==> exp/harbor <==
## milestone1
module milestone1 (
	input logic CLOCK_50_I,                    
	input logic resetn,
	input  logic            M1_en,
	output  logic            M1_end,
	output logic   [17:0]   SRAM_address,
	input  logic   [15:0]   SRAM_read_data,
	output logic   [15:0]   SRAM_write_data,
	output logic            SRAM_we_n
);
make LEC_CHECK=0 ABC_AREA=0 CAP_MARGIN=15 CORE_MARGIN=2 CORE_UTILIZATION=72 CTS_CLUSTER_SIZE=14 SETUP_SLACK_MARGIN=1.63 SLEW_MARGIN=20 finish   # period 5.43 ns
run.sh (not shown) runs the stock make flow with config.mk's settings and CLKGATE_MAP_FILE=.
==> exp/zinc (differences from exp/harbor) <==
==> flow/config.mk (replaced) <==
export PLATFORM = sky130hd
export DESIGN_NAME = milestone1
export DESIGN_NICKNAME = milestone1
export VERILOG_FILES = /design/flow/design.v
export SDC_FILE = /design/flow/constraint.sdc
export NUM_CORES = 4
export LEC_CHECK = 0
export CAP_MARGIN = 20
export CORE_MARGIN = 2
export CORE_UTILIZATION = 65
export SLEW_MARGIN = 20
==> flow/constraint.sdc (replaced) <==
create_clock -name core_clock -period 10.2 [get_ports {CLOCK_50_I}]
set_input_delay 2.0400 -clock core_clock [delete_from_list [all_inputs] [get_ports {CLOCK_50_I}]]
set_output_delay 2.0400 -clock core_clock [all_outputs]
set_load 0.01 [all_outputs]
==> notes <==
exp/harbor died in global routing on GRT-0116. exp/zinc ran to the end with no violations. In area after synthesis, exp/harbor and exp/zinc do not differ. Synthesized cell count is the same in exp/harbor and exp/zinc. In exp/zinc the die area is larger than in exp/harbor, by 11%.

==> job 1189 <==
Starting RTL as in the previous note.
==> flow/config.mk <==
export PLATFORM = sky130hd
export DESIGN_NAME = milestone1
export DESIGN_NICKNAME = milestone1
export VERILOG_FILES = /design/flow/design.v
export SDC_FILE = /design/flow/constraint.sdc
export NUM_CORES = 4
export LEC_CHECK = 0
export ABC_AREA = 1
export CAP_MARGIN = 35
export CORE_ASPECT_RATIO = 1.32
export CORE_MARGIN = 2
export CORE_UTILIZATION = 23
export CTS_CLUSTER_DIAMETER = 340
export HOLD_SLACK_MARGIN = 0.16
export PLACE_DENSITY_LB_ADDON = 0.07
export SLEW_MARGIN = 20
==> flow/constraint.sdc <==
create_clock -name core_clock -period 10.4 [get_ports {CLOCK_50_I}]
set_input_delay 2.0800 -clock core_clock [delete_from_list [all_inputs] [get_ports {CLOCK_50_I}]]
set_output_delay 2.0800 -clock core_clock [all_outputs]
set_load 0.01 [all_outputs]
==> job 1460: changes against job 1189 <==
==> flow/config.mk (replaced) <==
export PLATFORM = sky130hd
export DESIGN_NAME = milestone1
export DESIGN_NICKNAME = milestone1
export VERILOG_FILES = /design/flow/design.v
export SDC_FILE = /design/flow/constraint.sdc
export NUM_CORES = 4
export LEC_CHECK = 0
export CAP_MARGIN = 20
export CORE_MARGIN = 2
export CORE_UTILIZATION = 40
export GPL_ROUTABILITY_DRIVEN = 0
export SLEW_MARGIN = 20
export TNS_END_PERCENT = 30
==> flow/constraint.sdc (replaced) <==
create_clock -name core_clock -period 13.0 [get_ports {CLOCK_50_I}]
set_input_delay 2.6000 -clock core_clock [delete_from_list [all_inputs] [get_ports {CLOCK_50_I}]]
set_output_delay 2.6000 -clock core_clock [all_outputs]
set_load 0.01 [all_outputs]
==> run summary <==
The flow run is done. The launch point of the critical path was reported as state[4]$_DFF_PN0_. The run finished with no timing, DRC or antenna violations.

Post-CTS repair changed the size of 3 cells. Floorplan core area landed at between 200000 and 300000 sq um. Met3 demand-to-capacity share in global routing landed at under 10%. The capture point of the critical path was reported as B1[29]$_DFFE_PN0P_.

Of the post-synthesis cell area, the part taken by muxes is less than 1%. In the final run the clock tree shows a worst skew of 0.0608 ns.
That was job 1189.
==> run summary <==
The flow run is done. After layout, the setup clock skew is reported as slightly below 0.08 ns. Floorplan core area landed at about 160000 sq um. On met3, the global router reports a usage of ~3.4%. Simple-gate share of the synthesized area landed at between 10% and 20%. The timing report attributes the biggest portion of critical-path delay to adder cells. The run finished with no timing, DRC or antenna violations.

The number of gates resized after CTS was 0. For reference, the top logic cell family by area is adder cells.

Mux share of post-synthesis cell area landed at between 2 and 2.5%.
That was job 1460.

==> inputs of job 9447 <==
milestone1 again, from the RTL that the note above started with.
==> flow/config.mk <==
export PLATFORM = sky130hd
export DESIGN_NAME = milestone1
export DESIGN_NICKNAME = milestone1
export VERILOG_FILES = /design/flow/design.v
export SDC_FILE = /design/flow/constraint.sdc
export NUM_CORES = 4
export LEC_CHECK = 0
export CAP_MARGIN = 20
export CORE_MARGIN = 2
export CORE_UTILIZATION = 72
export CTS_CLUSTER_DIAMETER = 398
export CTS_CLUSTER_SIZE = 95
export PLACE_DENSITY = 0.41
export SLEW_MARGIN = 20
export TNS_END_PERCENT = 5
==> flow/constraint.sdc <==
create_clock -name core_clock -period 8.03 [get_ports {CLOCK_50_I}]
set_input_delay 1.6060 -clock core_clock [delete_from_list [all_inputs] [get_ports {CLOCK_50_I}]]
set_output_delay 1.6060 -clock core_clock [all_outputs]
set_load 0.01 [all_outputs]
==> inputs of job 3386, as changes to job 9447 <==
Settings changed: ABC_AREA set to 1, CAP_MARGIN 20 to 15, CTS_CLUSTER_DIAMETER 398 to 400, CTS_CLUSTER_SIZE 95 to 14, PLACE_DENSITY 0.41 to not set, TNS_END_PERCENT 5 to not set.
==> flow/constraint.sdc (replaced) <==
create_clock -name core_clock -period 5.43 [get_ports {CLOCK_50_I}]
set_input_delay 1.0860 -clock core_clock [delete_from_list [all_inputs] [get_ports {CLOCK_50_I}]]
set_output_delay 1.0860 -clock core_clock [all_outputs]
set_load 0.01 [all_outputs]
==> inputs of job 6720, as changes to job 9447 <==
Settings changed: CAP_MARGIN 20 to 15, CORE_UTILIZATION 72 to 65, CTS_CLUSTER_DIAMETER 398 to not set, CTS_CLUSTER_SIZE 95 to not set, MAX_ROUTING_LAYER set to met4, PLACE_DENSITY 0.41 to not set, TNS_END_PERCENT 5 to not set.
==> flow/constraint.sdc (replaced) <==
create_clock -name core_clock -period 8.38 [get_ports {CLOCK_50_I}]
set_input_delay 1.6760 -clock core_clock [delete_from_list [all_inputs] [get_ports {CLOCK_50_I}]]
set_output_delay 1.6760 -clock core_clock [all_outputs]
set_load 0.01 [all_outputs]
==> results <==
Job 9447 did not get past global routing (5_1_grt) with GRT-0232. Job 6720 aborted during global routing (5_1_grt) (ODB-0269). Job 3386 did not get past global routing (5_1_grt). In job 6720 the synthesized cell count is lower than in job 3386, by 22%. Of job 3386 and job 9447, job 3386 has the higher die size (gap 6.5%, measured against job 9447). Between job 9447 and job 3386, the lower synthesized area is in job 9447 (gap about 6%, measured against job 3386).
